==> run a: inputs <==
==> flow/design.v <==
`timescale 1ns/10ps
module MBF(CLK, RESET, IN_VALID, IN_DATA, X_DATA, Y_DATA, OUT_VALID);
input   CLK;
input   RESET;
input   IN_VALID;
input       [12:0]  IN_DATA;
output  reg [12:0]  X_DATA;
output  reg [12:0]  Y_DATA;
output  reg         OUT_VALID;
reg [5:0] data_cnt;
reg [12:0] s[0:10];
reg [12:0] in_data;
reg [33:0] y_h[0:11];
reg [33:0] y_l[0:11];
wire [17:0] H0, H1, H2, H3, H4, H5, H6, H7, H8, H9, H10, H11;
wire [17:0] L0, L1, L2, L3, L4, L5, L6, L7, L8, L9, L10, L11;
assign H0 = 18'd110592;
assign H1 = 18'd77824;
assign H2 = 18'd20480;
assign H3 = 18'd36864;
assign H4 = 18'd86016;
assign H5 = 18'd69632;
assign H6 = 18'd65536;
assign H7 = 18'd77824;
assign H8 = 18'd45056;
assign H9 = 18'd49152;
assign H10 = 18'd65536;
assign H11 = 18'd126976;
assign L0 = 18'd57344;
assign L1 = 18'd16384;
assign L2 = 18'd12288;
assign L3 = 18'd4096;
assign L4 = 18'd65536;
assign L5 = 18'd57344;
assign L6 = 18'd114688;
assign L7 = 18'd65536;
assign L8 = 18'd126976;
assign L9 = 18'd114688;
assign L10 = 18'd126976;
assign L11 = 18'd69632;
always@(posedge RESET or posedge CLK)
begin
    if (RESET) begin
        in_data <= 13'b0;
        s[0] <= 13'b0;
		s[1] <= 13'b0;
		s[2] <= 13'b0;
		s[3] <= 13'b0;
		s[4] <= 13'b0;
		s[5] <= 13'b0;	
		s[6] <= 13'b0;
		s[7] <= 13'b0;
		s[8] <= 13'b0;
		s[9] <= 13'b0;
		s[10] <= 13'b0;
 		y_h[0] <= 34'b0;
		y_h[1] <= 34'b0;
		y_h[2] <= 34'b0;
		y_h[3] <= 34'b0;
		y_h[4] <= 34'b0;
		y_h[5] <= 34'b0;	
		y_h[6] <= 34'b0;
		y_h[7] <= 34'b0;
		y_h[8] <= 34'b0;
		y_h[9] <= 34'b0;
		y_h[10] <= 34'b0;
		y_h[11] <= 34'b0;
		y_l[0] <= 34'b0;
		y_l[1] <= 34'b0;
		y_l[2] <= 34'b0;
		y_l[3] <= 34'b0;
		y_l[4] <= 34'b0;
		y_l[5] <= 34'b0;	
		y_l[6] <= 34'b0;
		y_l[7] <= 34'b0;
		y_l[8] <= 34'b0;
		y_l[9] <= 34'b0;
		y_l[10] <= 34'b0;
		y_l[11] <= 34'b0;
    end else begin
        in_data <= (IN_VALID) ? IN_DATA : 13'b0;
		s[0] <= in_data;
		s[1] <= s[0];
		s[2] <= s[1];
		s[3] <= s[2];
		s[4] <= s[3];
		s[5] <= s[4];
		s[6] <= s[5];
		s[7] <= s[6];
		s[8] <= s[7];
		s[9] <= s[8];
		s[10] <= s[9];
		y_h[0] <= H0 * in_data;
		y_h[1] <= H1 * s[0];
        y_h[2] <= H2 * s[1];
        y_h[3] <= H3 * s[2];
        y_h[4] <= H4 * s[3];
        y_h[5] <= H5 * s[4];
        y_h[6] <= H6 * s[5];
        y_h[7] <= H7 * s[6];
        y_h[8] <= H8 * s[7];
        y_h[9] <= H9 * s[8];
        y_h[10] <= H10 * s[9];
        y_h[11] <= H11 * s[10];
		y_l[0] <= L0 * in_data;
		y_l[1] <= L1 * s[0];
        y_l[2] <= L2 * s[1];
        y_l[3] <= L3 * s[2];
        y_l[4] <= L4 * s[3];
        y_l[5] <= L5 * s[4];
        y_l[6] <= L6 * s[5];
        y_l[7] <= L7 * s[6];
        y_l[8] <= L8 * s[7];
        y_l[9] <= L9 * s[8];
        y_l[10] <= L10 * s[9];
        y_l[11] <= L11 * s[10];
    end
end
reg [12:0] fk_x;
reg [12:0] fk_y;
always @ (posedge RESET or posedge CLK)
begin
	if (RESET) begin
		X_DATA <= 13'b0;
		Y_DATA <= 13'b0;
		fk_x <= 13'b0;
		fk_y <= 13'b0;
		OUT_VALID <= 1'b0;
	end else begin
		fk_y <= (((y_h[0] + y_h[1] + y_h[2] + y_h[3] + y_h[4] + y_h[5] + y_h[6] + y_h[7] + y_h[8] + y_h[9] + y_h[10] + y_h[11]) >> 20) & 14'd1) ? 
				(((y_h[0] + y_h[1] + y_h[2] + y_h[3] + y_h[4] + y_h[5] + y_h[6] + y_h[7] + y_h[8] + y_h[9] + y_h[10] + y_h[11]) >> 20) + 1'b1) >> 1 :
				((y_h[0] + y_h[1] + y_h[2] + y_h[3] + y_h[4] + y_h[5] + y_h[6] + y_h[7] + y_h[8] + y_h[9] + y_h[10] + y_h[11]) >> 21);
		fk_x <= (((y_l[0] + y_l[1] + y_l[2] + y_l[3] + y_l[4] + y_l[5] + y_l[6] + y_l[7] + y_l[8] + y_l[9] + y_l[10] + y_l[11]) >> 20) & 14'd1) ? 
				(((y_l[0] + y_l[1] + y_l[2] + y_l[3] + y_l[4] + y_l[5] + y_l[6] + y_l[7] + y_l[8] + y_l[9] + y_l[10] + y_l[11]) >> 20) + 1'b1) >> 1 :
				((y_l[0] + y_l[1] + y_l[2] + y_l[3] + y_l[4] + y_l[5] + y_l[6] + y_l[7] + y_l[8] + y_l[9] + y_l[10] + y_l[11]) >> 21);
		X_DATA <= fk_x;
		Y_DATA <= fk_y;
		OUT_VALID <= (fk_x) ? 1'b1 : 1'b0;
	end
end
endmodule
==> flow/run.sh <==
#!/bin/bash
# the make line also repeats each setting of config.mk as NAME=value (left out here)
make -C /OpenROAD-flow-scripts/flow DESIGN_CONFIG=/design/flow/config.mk WORK_HOME=/design/flow/orfs CLKGATE_MAP_FILE= finish
==> flow/config.mk <==
export PLATFORM = sky130hd
export DESIGN_NAME = MBF
export DESIGN_NICKNAME = MBF
export VERILOG_FILES = /design/flow/design.v
export SDC_FILE = /design/flow/constraint.sdc
export NUM_CORES = 4
export LEC_CHECK = 0
export ABC_AREA = 1
export CAP_MARGIN = 5
export CORE_MARGIN = 2
export CORE_UTILIZATION = 72
export CTS_CLUSTER_SIZE = 71
export SETUP_SLACK_MARGIN = -0.36
export SLEW_MARGIN = 40
==> flow/constraint.sdc <==
create_clock -name core_clock -period 3.73 [get_ports {CLK}]
set_input_delay 0.7460 -clock core_clock [delete_from_list [all_inputs] [get_ports {CLK}]]
set_output_delay 0.7460 -clock core_clock [all_outputs]
set_load 0.01 [all_outputs]
==> run b (differences from run a) <==
CAP_MARGIN = 20   (was 5)
CELL_PAD_IN_SITES_DETAIL_PLACEMENT = 0   (was not set)
CORE_MARGIN = 4   (was 2)
CORE_UTILIZATION = 40   (was 72)
CTS_CLUSTER_DIAMETER = 184   (was not set)
CTS_CLUSTER_SIZE = not set   (was 71)
GPL_ROUTABILITY_DRIVEN = 0   (was not set)
PLACE_DENSITY_LB_ADDON = 0.02   (was not set)
SETUP_SLACK_MARGIN = 1.62   (was -0.36)
SLEW_MARGIN = 20   (was 40)
==> flow/constraint.sdc (replaced) <==
create_clock -name core_clock -period 5.98 [get_ports {CLK}]
set_input_delay 1.1960 -clock core_clock [delete_from_list [all_inputs] [get_ports {CLK}]]
set_output_delay 1.1960 -clock core_clock [all_outputs]
set_load 0.01 [all_outputs]
==> qor summary <==
Total number of vias: run b 25.8k; run a 28.8k
Row count: run b 114; run a 85
HPWL after detailed placement: run b 93400 um; run a 87100 um
Init Core Util: run b 40.4%; run a 72.8%
Final net count: run b 4993; run a 5139
Chip Footprint: run b 103000 um^2; run a 56300 um^2
Minimum clock period: run b 5.03 ns; run a 5.14 ns
Max Clock Skew: run b 0.0210 ns; run a 0.0354 ns
Top sig layer: run b met4; run a met5
Startpoint of the tightest hold check path: run b fk_y[8]$_DFF_PP0_; run a fk_y[4]$_DFF_PP0_
Number of instances in the placed design: run b 5092; run a 4742
Run status: run b no timing/DRC/antenna violations; run a finished with violations
Layout check failures: run b -; run a setup timing
Metal2 WL: run b 50600 um; run a 53400 um
GRT met1 Usage: run b 33.4%; run a 54.7%

---

==> trial 47: inputs <==
Starts from the design.v that is shown in full above.
make LEC_CHECK=0 CAP_MARGIN=35 CORE_MARGIN=2 CORE_UTILIZATION=21 CTS_CLUSTER_DIAMETER=41 GPL_ROUTABILITY_DRIVEN=0 GPL_TIMING_DRIVEN=0 HOLD_SLACK_MARGIN=0.22 MAX_ROUTING_LAYER=met5 MIN_ROUTING_LAYER=met2 SETUP_SLACK_MARGIN=-0.08 SLEW_MARGIN=20 TNS_END_PERCENT=25 finish   # period 3.71 ns
run.sh (not shown) runs the stock make flow with config.mk's settings and CLKGATE_MAP_FILE=.
==> inputs of build 54, as changes to trial 47 <==
Settings changed: ABC_AREA from default to 1, CAP_MARGIN 35 to 20, CORE_UTILIZATION 21 to 72, CTS_CLUSTER_DIAMETER 41 to default, CTS_CLUSTER_SIZE from default to 77, GPL_ROUTABILITY_DRIVEN 0 to default, GPL_TIMING_DRIVEN 0 to default, HOLD_SLACK_MARGIN 0.22 to default, MAX_ROUTING_LAYER met5 to default, MIN_ROUTING_LAYER met2 to default, PLACE_DENSITY_LB_ADDON from default to 0.04, SETUP_SLACK_MARGIN -0.08 to -0.21, TNS_END_PERCENT 25 to default.
==> flow/constraint.sdc (replaced) <==
create_clock -name core_clock -period 3.77 [get_ports {CLK}]
set_input_delay 0.7540 -clock core_clock [delete_from_list [all_inputs] [get_ports {CLK}]]
set_output_delay 0.7540 -clock core_clock [all_outputs]
set_load 0.01 [all_outputs]
==> inputs of build 9, as changes to trial 47 <==
Settings changed: CAP_MARGIN 35 to 20, CELL_PAD_IN_SITES_DETAIL_PLACEMENT from default to 1, CORE_ASPECT_RATIO from default to 1.85, CORE_MARGIN 2 to 4, CORE_UTILIZATION 21 to 47, CTS_CLUSTER_DIAMETER 41 to default, GPL_ROUTABILITY_DRIVEN 0 to default, GPL_TIMING_DRIVEN 0 to default, HOLD_SLACK_MARGIN 0.22 to default, MAX_ROUTING_LAYER met5 to default, MIN_ROUTING_LAYER met2 to default, SETUP_SLACK_MARGIN -0.08 to 1.56, TNS_END_PERCENT 25 to default.
==> flow/constraint.sdc (replaced) <==
create_clock -name core_clock -period 7.53 [get_ports {CLK}]
set_input_delay 1.5060 -clock core_clock [delete_from_list [all_inputs] [get_ports {CLK}]]
set_output_delay 1.5060 -clock core_clock [all_outputs]
set_load 0.01 [all_outputs]
==> results.yml <==
# generated from flow reports
run_status:
  status: "no timing/DRC/antenna violations"
cells_and_area:
  clk_share: 0.04010
  design_area_um2: 42840
  postLayoutCoreUtil: 0.5361
  fill_cells: 8337
  area_growth_pct: 12.99
global_route:
  grt_max_degree: 184
timing:
  worst_slack_ns: 1.364
worst_setup_path:
  cp_common_cell: "fa_1"
  cp.depth: 22
  crit_start: "s[6][0]"
  critical_path_arrival_ns: 6.66
  r2r-end: "fk_y[11]"
floorplan:
  die_y_um: 394.3
clocking:
  clkTransAtPathRegs_ns: 0.07
Source of the figures above: build 9

==> results.yml <==
# generated from flow reports
cells_and_area:
  postLayoutCoreUtil: 0.8643
  area_growth_pct: 18.80
  design_area_um2: 46510
  fill_cells: 2656
  clk_share: 0.04264
timing:
  finalSetupViolCount: 35
  worst_slack_ns: -1.330
worst_setup_path:
  cp.depth: 18
  r2r-end: "fk_x[11]"
  critical_path_arrival_ns: 5.61
  crit_start: "y_l[5][20]"
  cp_common_cell: "fa_1"
global_route:
  grt_max_degree: 87
run_status:
  status: "failed layout checks"
  so_faults: "setup timing"
clocking:
  clkTransAtPathRegs_ns: 0.06
Source of the figures above: build 54

==> results.yml <==
# generated from flow reports
run_status:
  status: "failed layout checks"
  so_faults: "setup timing"
timing:
  finalSetupViolCount: 59
  worst_slack_ns: -2.502
floorplan:
  die_y_um: 428.9
worst_setup_path:
  cp.depth: 25
  cp_common_cell: "buf_6"
  crit_start: "s[6][1]"
  critical_path_arrival_ns: 6.78
  r2r-end: "fk_y[3]"
cells_and_area:
  design_area_um2: 46430
  area_growth_pct: 22.45
  postLayoutCoreUtil: 0.2594
  fill_cells: 18450
  clk_share: 0.04783
synth:
  netlist_logic_family_top: "adder cells"
  synth-simple-area-share: 0.04847
global_route:
  grt_max_degree: 34
Source of the figures above: trial 47

